==> inputs of wip/violet <==
==> flow/design.v <==
module ALU (
    input         clk,         
    input         rst,         
    input         i_vld,       
    input  [31:0] i_a,         
    input  [31:0] i_b,         
    input         opcode,      
    output reg [31:0] o_res,   
    output reg    o_res_vld,   
    output reg    overflow     
);
reg         i_vld_stage1;
reg [31:0]  i_a_stage1, i_b_stage1;
reg         opcode_stage1;
always @(posedge clk or posedge rst) begin
    if (rst) begin
        i_vld_stage1  <= 1'b0;
        i_a_stage1    <= 32'b0;
        i_b_stage1    <= 32'b0;
        opcode_stage1 <= 1'b0;
    end else begin
        i_vld_stage1  <= i_vld;
        i_a_stage1    <= i_a;
        i_b_stage1    <= i_b;
        opcode_stage1 <= opcode;
    end
end
reg         opcode_stage2, opcode_stage3, opcode_stage4;
always @(posedge clk or posedge rst) begin
    if (rst) begin
        opcode_stage2 <= 1'b0;
        opcode_stage3 <= 1'b0;
        opcode_stage4 <= 1'b0;
    end else begin
        opcode_stage2 <= opcode_stage1;
        opcode_stage3 <= opcode_stage2;
        opcode_stage4 <= opcode_stage3;
    end
end
wire [31:0] add_res, mul_res;
wire        add_vld, mul_vld;
wire        add_ovf,  mul_ovf;
adder_32bit adder_inst (
    .clk        (clk),
    .rst        (rst),
    .i_vld      (i_vld_stage1),
    .i_a        (i_a_stage1),
    .i_b        (i_b_stage1),
    .o_res      (add_res),
    .o_res_vld  (add_vld),
    .overflow   (add_ovf)
);
multiplier_32bit multiplier_inst (
    .clk        (clk),
    .rst        (rst),
    .i_vld      (i_vld_stage1),
    .i_a        (i_a_stage1),
    .i_b        (i_b_stage1),
    .o_res      (mul_res),
    .o_res_vld  (mul_vld),
    .overflow   (mul_ovf)
);
always @(posedge clk or posedge rst) begin
    if (rst) begin
        o_res     <= 32'b0;
        o_res_vld <= 1'b0;
        overflow  <= 1'b0;
    end else begin
        case (opcode_stage4)
            1'b0: begin   
                o_res     <= add_res;
                o_res_vld <= add_vld;
                overflow  <= add_ovf;
            end
            1'b1: begin   
                o_res     <= mul_res;
                o_res_vld <= mul_vld;
                overflow  <= mul_ovf;
            end
            default: begin
                o_res     <= 32'b0;
                o_res_vld <= 1'b0;
                overflow  <= 1'b0;
            end
        endcase
    end
end
endmodule
module adder_32bit (
    input         clk,
    input         rst,
    input  [31:0] i_a,
    input  [31:0] i_b,
    input         i_vld,
    output reg [31:0] o_res,
    output reg    o_res_vld,
    output reg    overflow
);
wire        sign_a, sign_b;
wire [7:0]  exp_a, exp_b;
wire [23:0] man_a, man_b;   
assign sign_a = i_a[31];
assign sign_b = i_b[31];
assign exp_a  = i_a[30:23];
assign exp_b  = i_b[30:23];
assign man_a = (exp_a == 8'b0) ? {1'b0, i_a[22:0]} : {1'b1, i_a[22:0]};
assign man_b = (exp_b == 8'b0) ? {1'b0, i_b[22:0]} : {1'b1, i_b[22:0]};
wire is_nan_a  = (exp_a == 8'hFF) && (|i_a[22:0]);
wire is_nan_b  = (exp_b == 8'hFF) && (|i_b[22:0]);
wire is_inf_a  = (exp_a == 8'hFF) && (i_a[22:0] == 23'b0);
wire is_inf_b  = (exp_b == 8'hFF) && (i_b[22:0] == 23'b0);
wire is_zero_a = (i_a[30:0] == 31'b0);
wire is_zero_b = (i_b[30:0] == 31'b0);
reg         i_vld_r;
reg         sign_a_r, sign_b_r;
reg  [7:0]  exp_a_r, exp_b_r;
reg  [23:0] man_a_r, man_b_r;
reg         is_nan_a_r, is_nan_b_r;
reg         is_inf_a_r, is_inf_b_r;
reg         is_zero_a_r, is_zero_b_r;
always @(posedge clk or posedge rst) begin
    if (rst) begin
        i_vld_r     <= 1'b0;
        sign_a_r    <= 1'b0; sign_b_r    <= 1'b0;
        exp_a_r     <= 8'b0; exp_b_r     <= 8'b0;
        man_a_r     <= 24'b0; man_b_r    <= 24'b0;
        is_nan_a_r  <= 1'b0; is_nan_b_r  <= 1'b0;
        is_inf_a_r  <= 1'b0; is_inf_b_r  <= 1'b0;
        is_zero_a_r <= 1'b0; is_zero_b_r <= 1'b0;
    end else begin
        i_vld_r     <= i_vld;
        sign_a_r    <= sign_a;    sign_b_r    <= sign_b;
        exp_a_r     <= exp_a;     exp_b_r     <= exp_b;
        man_a_r     <= man_a;     man_b_r     <= man_b;
        is_nan_a_r  <= is_nan_a;  is_nan_b_r  <= is_nan_b;
        is_inf_a_r  <= is_inf_a;  is_inf_b_r  <= is_inf_b;
        is_zero_a_r <= is_zero_a; is_zero_b_r <= is_zero_b;
    end
end
wire [7:0]  exp_diff;
wire [7:0]  shift_amt;
wire [23:0] man_a_aligned, man_b_aligned;
assign exp_diff = (exp_a_r > exp_b_r) ? (exp_a_r - exp_b_r) : (exp_b_r - exp_a_r);
assign shift_amt = (exp_diff > 8'd23) ? 8'd23 : exp_diff;   
assign man_a_aligned = (exp_a_r > exp_b_r) ? man_a_r : (man_a_r >> shift_amt);
assign man_b_aligned = (exp_a_r > exp_b_r) ? (man_b_r >> shift_amt) : man_b_r;
wire [7:0]  exp_larger = (exp_a_r > exp_b_r) ? exp_a_r : exp_b_r;
wire        op_add_sub;   
wire [24:0] sum_raw;      
wire        sign_sum;
assign op_add_sub = sign_a_r ^ sign_b_r;   
assign sum_raw = (sign_a_r == sign_b_r) ? 
                 {1'b0, man_a_aligned} + {1'b0, man_b_aligned} :   
                 (man_a_aligned >= man_b_aligned) ? 
                 {1'b0, man_a_aligned - man_b_aligned} :           
                 {1'b0, man_b_aligned - man_a_aligned};            
assign sign_sum = (sign_a_r == sign_b_r) ? sign_a_r :            
                  (man_a_aligned >= man_b_aligned) ? sign_a_r :  
                  sign_b_r;                                      
wire        add_nan = is_nan_a_r || is_nan_b_r ||
                      ((is_inf_a_r && is_inf_b_r) && (sign_a_r != sign_b_r));
reg         i_vld_r2;
reg [24:0]  sum_raw_r;
reg         sign_sum_r;
reg [7:0]   exp_larger_r;
reg         is_nan_r, is_inf_r, is_zero_r;
always @(posedge clk or posedge rst) begin
    if (rst) begin
        i_vld_r2    <= 1'b0;
        sum_raw_r   <= 25'b0;
        sign_sum_r  <= 1'b0;
        exp_larger_r <= 8'b0;
        is_nan_r    <= 1'b0;
        is_inf_r    <= 1'b0;
        is_zero_r   <= 1'b0;
    end else begin
        i_vld_r2    <= i_vld_r;
        sum_raw_r   <= sum_raw;
        sign_sum_r  <= sign_sum;
        exp_larger_r <= exp_larger;
        is_nan_r    <= add_nan;
        is_inf_r    <= (is_inf_a_r || is_inf_b_r) && !add_nan;
        is_zero_r   <= is_zero_a_r && is_zero_b_r;
    end
end
reg  [23:0] man_norm;
reg  [7:0]  exp_norm;
reg         overflow_norm;
always @(*) begin
    man_norm    = sum_raw_r[23:0];
    exp_norm    = exp_larger_r;
    overflow_norm = 1'b0;
    if (sum_raw_r[24:0] == 25'b0) begin
        man_norm = 24'b0;
        exp_norm = 8'b0;
    end
    else if (~sum_raw_r[24] && ~sum_raw_r[23]) begin   
        if (sum_raw_r[22]) begin
            man_norm = sum_raw_r[23:0] << 1;
            exp_norm = exp_larger_r - 1;
        end else if (sum_raw_r[21]) begin
            man_norm = sum_raw_r[23:0] << 2;
            exp_norm = exp_larger_r - 2;
        end else if (sum_raw_r[20]) begin
            man_norm = sum_raw_r[23:0] << 3;
            exp_norm = exp_larger_r - 3;
        end else if (sum_raw_r[19]) begin
            man_norm = sum_raw_r[23:0] << 4;
            exp_norm = exp_larger_r - 4;
        end else if (sum_raw_r[18]) begin
            man_norm = sum_raw_r[23:0] << 5;
            exp_norm = exp_larger_r - 5;
        end else if (sum_raw_r[17]) begin
            man_norm = sum_raw_r[23:0] << 6;
            exp_norm = exp_larger_r - 6;
        end else begin
            man_norm = sum_raw_r[23:0] << 7;
            exp_norm = exp_larger_r - 7;
        end
    end
    else if (sum_raw_r[24]) begin
        man_norm = sum_raw_r[24:1];
        exp_norm = exp_larger_r + 1;
        overflow_norm = (exp_norm == 8'hFF);   
    end
    if (exp_norm == 8'hFF) overflow_norm = 1'b1;
end
always @(posedge clk or posedge rst) begin
    if (rst) begin
        o_res     <= 32'b0;
        o_res_vld <= 1'b0;
        overflow  <= 1'b0;
    end else if (i_vld_r2) begin
        if (is_nan_r) begin
            o_res <= 32'h7FC0_0000;   
            overflow <= 1'b1;
        end
        else if (is_inf_r) begin
            o_res <= {sign_sum_r, 8'hFF, 23'b0};   
            overflow <= 1'b1;
        end
        else if (is_zero_r) begin
            o_res <= {sign_sum_r, 31'b0};   
            overflow <= 1'b0;
        end
        else if (overflow_norm) begin
            o_res <= {sign_sum_r, 8'hFF, 23'b0};   
            overflow <= 1'b1;
        end
        else begin
            o_res <= {sign_sum_r, exp_norm, man_norm[22:0]};
            overflow <= 1'b0;
        end
        o_res_vld <= 1'b1;
    end else begin
        o_res_vld <= 1'b0;
        o_res     <= 32'b0;
        overflow  <= 1'b0;
    end
end
endmodule
module multiplier_32bit (
    input         clk,
    input         rst,
    input  [31:0] i_a,
    input  [31:0] i_b,
    input         i_vld,
    output reg [31:0] o_res,
    output reg    o_res_vld,
    output reg    overflow
);
wire        sign_a, sign_b;
wire [7:0]  exp_a, exp_b;
wire [23:0] man_a, man_b;
assign sign_a = i_a[31];
assign sign_b = i_b[31];
assign exp_a  = i_a[30:23];
assign exp_b  = i_b[30:23];
assign man_a  = (exp_a == 8'b0) ? {1'b0, i_a[22:0]} : {1'b1, i_a[22:0]};
assign man_b  = (exp_b == 8'b0) ? {1'b0, i_b[22:0]} : {1'b1, i_b[22:0]};
wire is_nan_a  = (exp_a == 8'hFF) && (|i_a[22:0]);
wire is_nan_b  = (exp_b == 8'hFF) && (|i_b[22:0]);
wire is_inf_a  = (exp_a == 8'hFF) && (i_a[22:0] == 23'b0);
wire is_inf_b  = (exp_b == 8'hFF) && (i_b[22:0] == 23'b0);
wire is_zero_a = (i_a[30:0] == 31'b0);
wire is_zero_b = (i_b[30:0] == 31'b0);
reg         i_vld_r;
reg         sign_a_r, sign_b_r;
reg  [7:0]  exp_a_r, exp_b_r;
reg  [23:0] man_a_r, man_b_r;
reg         is_nan_a_r, is_nan_b_r;
reg         is_inf_a_r, is_inf_b_r;
reg         is_zero_a_r, is_zero_b_r;
always @(posedge clk or posedge rst) begin
    if (rst) begin
        i_vld_r     <= 1'b0;
        sign_a_r    <= 1'b0; sign_b_r    <= 1'b0;
        exp_a_r     <= 8'b0; exp_b_r     <= 8'b0;
        man_a_r     <= 24'b0; man_b_r    <= 24'b0;
        is_nan_a_r  <= 1'b0; is_nan_b_r  <= 1'b0;
        is_inf_a_r  <= 1'b0; is_inf_b_r  <= 1'b0;
        is_zero_a_r <= 1'b0; is_zero_b_r <= 1'b0;
    end else begin
        i_vld_r     <= i_vld;
        sign_a_r    <= sign_a;    sign_b_r    <= sign_b;
        exp_a_r     <= exp_a;     exp_b_r     <= exp_b;
        man_a_r     <= man_a;     man_b_r     <= man_b;
        is_nan_a_r  <= is_nan_a;  is_nan_b_r  <= is_nan_b;
        is_inf_a_r  <= is_inf_a;  is_inf_b_r  <= is_inf_b;
        is_zero_a_r <= is_zero_a; is_zero_b_r <= is_zero_b;
    end
end
wire [47:0] product_raw;   
wire        sign_res;
wire [7:0]  exp_raw;
wire [7:0]  exp_calc;
wire        overflow_calc;
wire [23:0] man_rounded;
wire [22:0] man_final;
assign sign_res = sign_a_r ^ sign_b_r;   
assign product_raw = man_a_r * man_b_r;  
assign exp_raw = exp_a_r + exp_b_r - 8'd127;
wire product_msb = product_raw[47];   
wire [47:0] product_shifted = product_msb ? product_raw >> 1 : product_raw;
assign exp_calc = product_msb ? exp_raw + 1 : exp_raw;
wire guard_bit    = product_shifted[23];
wire sticky_bit   = |product_shifted[22:0];
wire round_up     = guard_bit && (sticky_bit || product_shifted[24]);
assign man_rounded = product_shifted[47:24] + round_up;
wire carry_round = man_rounded[23];   
assign man_final = carry_round ? man_rounded[23:1] : man_rounded[22:0];
wire [7:0] exp_final = carry_round ? exp_calc + 1 : exp_calc;
assign overflow_calc = (exp_final == 8'hFF) || (exp_raw > 8'd254);
wire        mul_nan = is_nan_a_r || is_nan_b_r ||
                      ((is_inf_a_r && is_zero_b_r) || (is_zero_a_r && is_inf_b_r));
reg         i_vld_r2;
reg         sign_res_r;
reg [7:0]   exp_final_r;
reg [22:0]  man_final_r;
reg         overflow_calc_r;
reg         is_nan_r, is_inf_r, is_zero_r;
always @(posedge clk or posedge rst) begin
    if (rst) begin
        i_vld_r2        <= 1'b0;
        sign_res_r      <= 1'b0;
        exp_final_r     <= 8'b0;
        man_final_r     <= 23'b0;
        overflow_calc_r <= 1'b0;
        is_nan_r        <= 1'b0;
        is_inf_r        <= 1'b0;
        is_zero_r       <= 1'b0;
    end else begin
        i_vld_r2        <= i_vld_r;
        sign_res_r      <= sign_res;
        exp_final_r     <= exp_final;
        man_final_r     <= man_final;
        overflow_calc_r <= overflow_calc;
        is_nan_r        <= mul_nan;
        is_inf_r        <= (is_inf_a_r || is_inf_b_r) && !mul_nan;
        is_zero_r       <= is_zero_a_r || is_zero_b_r;
    end
end
always @(posedge clk or posedge rst) begin
    if (rst) begin
        o_res     <= 32'b0;
        o_res_vld <= 1'b0;
        overflow  <= 1'b0;
    end else if (i_vld_r2) begin
        if (is_nan_r) begin
            o_res <= 32'h7FC0_0000;   
            overflow <= 1'b1;
        end
        else if (is_inf_r) begin
            o_res <= {sign_res_r, 8'hFF, 23'b0};   
            overflow <= 1'b1;
        end
        else if (is_zero_r) begin
            o_res <= {sign_res_r, 31'b0};   
            overflow <= 1'b0;
        end
        else if (overflow_calc_r) begin
            o_res <= {sign_res_r, 8'hFF, 23'b0};   
            overflow <= 1'b1;
        end
        else begin
            o_res <= {sign_res_r, exp_final_r, man_final_r};
            overflow <= 1'b0;
        end
        o_res_vld <= 1'b1;
    end else begin
        o_res_vld <= 1'b0;
        o_res     <= 32'b0;
        overflow  <= 1'b0;
    end
end
endmodule
==> flow/run.sh <==
#!/bin/bash
# the make line also repeats each setting of config.mk as NAME=value (left out here)
make -C /OpenROAD-flow-scripts/flow DESIGN_CONFIG=/design/flow/config.mk WORK_HOME=/design/flow/orfs CLKGATE_MAP_FILE= finish
==> flow/config.mk <==
export PLATFORM = sky130hd
export DESIGN_NAME = ALU
export DESIGN_NICKNAME = ALU
export VERILOG_FILES = /design/flow/design.v
export SDC_FILE = /design/flow/constraint.sdc
export NUM_CORES = 4
export LEC_CHECK = 0
export CAP_MARGIN = 20
export CORE_MARGIN = 2
export CORE_UTILIZATION = 72
export CTS_CLUSTER_SIZE = 34
export PLACE_DENSITY_LB_ADDON = 0.24
export SETUP_SLACK_MARGIN = -0.0
export SLEW_MARGIN = 20
==> flow/constraint.sdc <==
create_clock -name core_clock -period 8.07 [get_ports {clk}]
set_input_delay 1.6140 -clock core_clock [delete_from_list [all_inputs] [get_ports {clk}]]
set_output_delay 1.6140 -clock core_clock [all_outputs]
set_load 0.01 [all_outputs]
==> wip/onyx: changes against wip/violet <==
- CORE_UTILIZATION: 72 -> 71
- CTS_CLUSTER_SIZE: 34 -> not set
- GPL_ROUTABILITY_DRIVEN: not set -> 1
- HOLD_SLACK_MARGIN: not set -> -0.07
- MAX_ROUTING_LAYER: not set -> met5
- PLACE_DENSITY_LB_ADDON: 0.24 -> not set
- SETUP_SLACK_MARGIN: -0.0 -> -0.57
==> flow/constraint.sdc (replaced) <==
create_clock -name core_clock -period 7.6 [get_ports {clk}]
set_input_delay 1.5200 -clock core_clock [delete_from_list [all_inputs] [get_ports {clk}]]
set_output_delay 1.5200 -clock core_clock [all_outputs]
set_load 0.01 [all_outputs]
==> wip/lagoon: changes against wip/violet <==
- CORE_UTILIZATION: 72 -> 57
- CTS_CLUSTER_SIZE: 34 -> not set
- PLACE_DENSITY: not set -> 0.6
- PLACE_DENSITY_LB_ADDON: 0.24 -> not set
- SETUP_SLACK_MARGIN: -0.0 -> not set
==> flow/constraint.sdc (replaced) <==
create_clock -name core_clock -period 8.8 [get_ports {clk}]
set_input_delay 1.7600 -clock core_clock [delete_from_list [all_inputs] [get_ports {clk}]]
set_output_delay 1.7600 -clock core_clock [all_outputs]
set_load 0.01 [all_outputs]
==> wip/juniper: changes against wip/violet <==
- CTS_CLUSTER_SIZE: 34 -> 37
- GPL_ROUTABILITY_DRIVEN: not set -> 1
- HOLD_SLACK_MARGIN: not set -> -0.09
- MAX_ROUTING_LAYER: not set -> met5
- PLACE_DENSITY_LB_ADDON: 0.24 -> not set
- SETUP_SLACK_MARGIN: -0.0 -> 0.27
==> flow/constraint.sdc (replaced) <==
create_clock -name core_clock -period 8.06 [get_ports {clk}]
set_input_delay 1.6120 -clock core_clock [delete_from_list [all_inputs] [get_ports {clk}]]
set_output_delay 1.6120 -clock core_clock [all_outputs]
set_load 0.01 [all_outputs]
==> qor.yml <==
outcome:
  error: "[ERROR GRT-0232] Routing congestion too high. Check the congestion heatmap in the GUI."
  outcome: "aborted with a tool error"
  haltStage: "global routing (5_1_grt)"
global_route:
  grt_use_met1: 0.784
  grt_usage: 0.788
  grt_use_met3: 0.657
clocking:
  post_cts_buffers: 71
placement:
  post-dp-hpwl_um: 102000
  dpl_cell_area_mm2: 0.0447
  place_congestion: 1.04
floorplanning:
  die_y_um: 238
# the run above: wip/juniper

==> qor.yml <==
sta:
  finalWorstSetupSlack_ns: -1.10
  setup_violations: 56
  slew_viol_final: 2
clocking:
  post_cts_buffers: 26
job:
  cap_violations: 1
floorplanning:
  die_y_um: 240
global_route:
  grt_use_met1: 0.570
  grt_usage: 0.470
placement:
  place_congestion: 1.02
  dpl_cell_area_mm2: 0.0455
outcome:
  violatedChecks: "capacitance limit, slew limit, setup timing"
  outcome: "complete, but fails checks"
# the run above: wip/onyx

==> qor.yml <==
outcome:
  outcome: "complete, but fails checks"
  violatedChecks: "setup timing"
placement:
  post-dp-hpwl_um: 97000
  dpl_cell_area_mm2: 0.0442
  place_congestion: 0.994
sta:
  finalHoldWorstSlack_ns: 0.329
  setup_violations: 56
  finalWorstSetupSlack_ns: -0.807
floorplanning:
  die_y_um: 238
global_route:
  grt_use_met1: 0.582
  grt_use_met3: 0.177
  grt_usage: 0.489
clocking:
  post_cts_buffers: 28
# the run above: wip/violet

==> qor.yml <==
outcome:
  outcome: "complete, no violations"
placement:
  dpl_cell_area_mm2: 0.0422
  place_congestion: 0.974
  post-dp-hpwl_um: 94700
routing:
  wl_met1_um: 49200
clocking:
  cts.sinks: 317
  post_cts_buffers: 0
global_route:
  grt_use_met1: 0.447
  grt_use_met3: 0.0409
  grt_usage: 0.343
setup_path:
  cpMostUsedCell: "fa_1"
floorplanning:
  die_y_um: 267
sta:
  timing.fmax_mhz: 119
# the run above: wip/lagoon

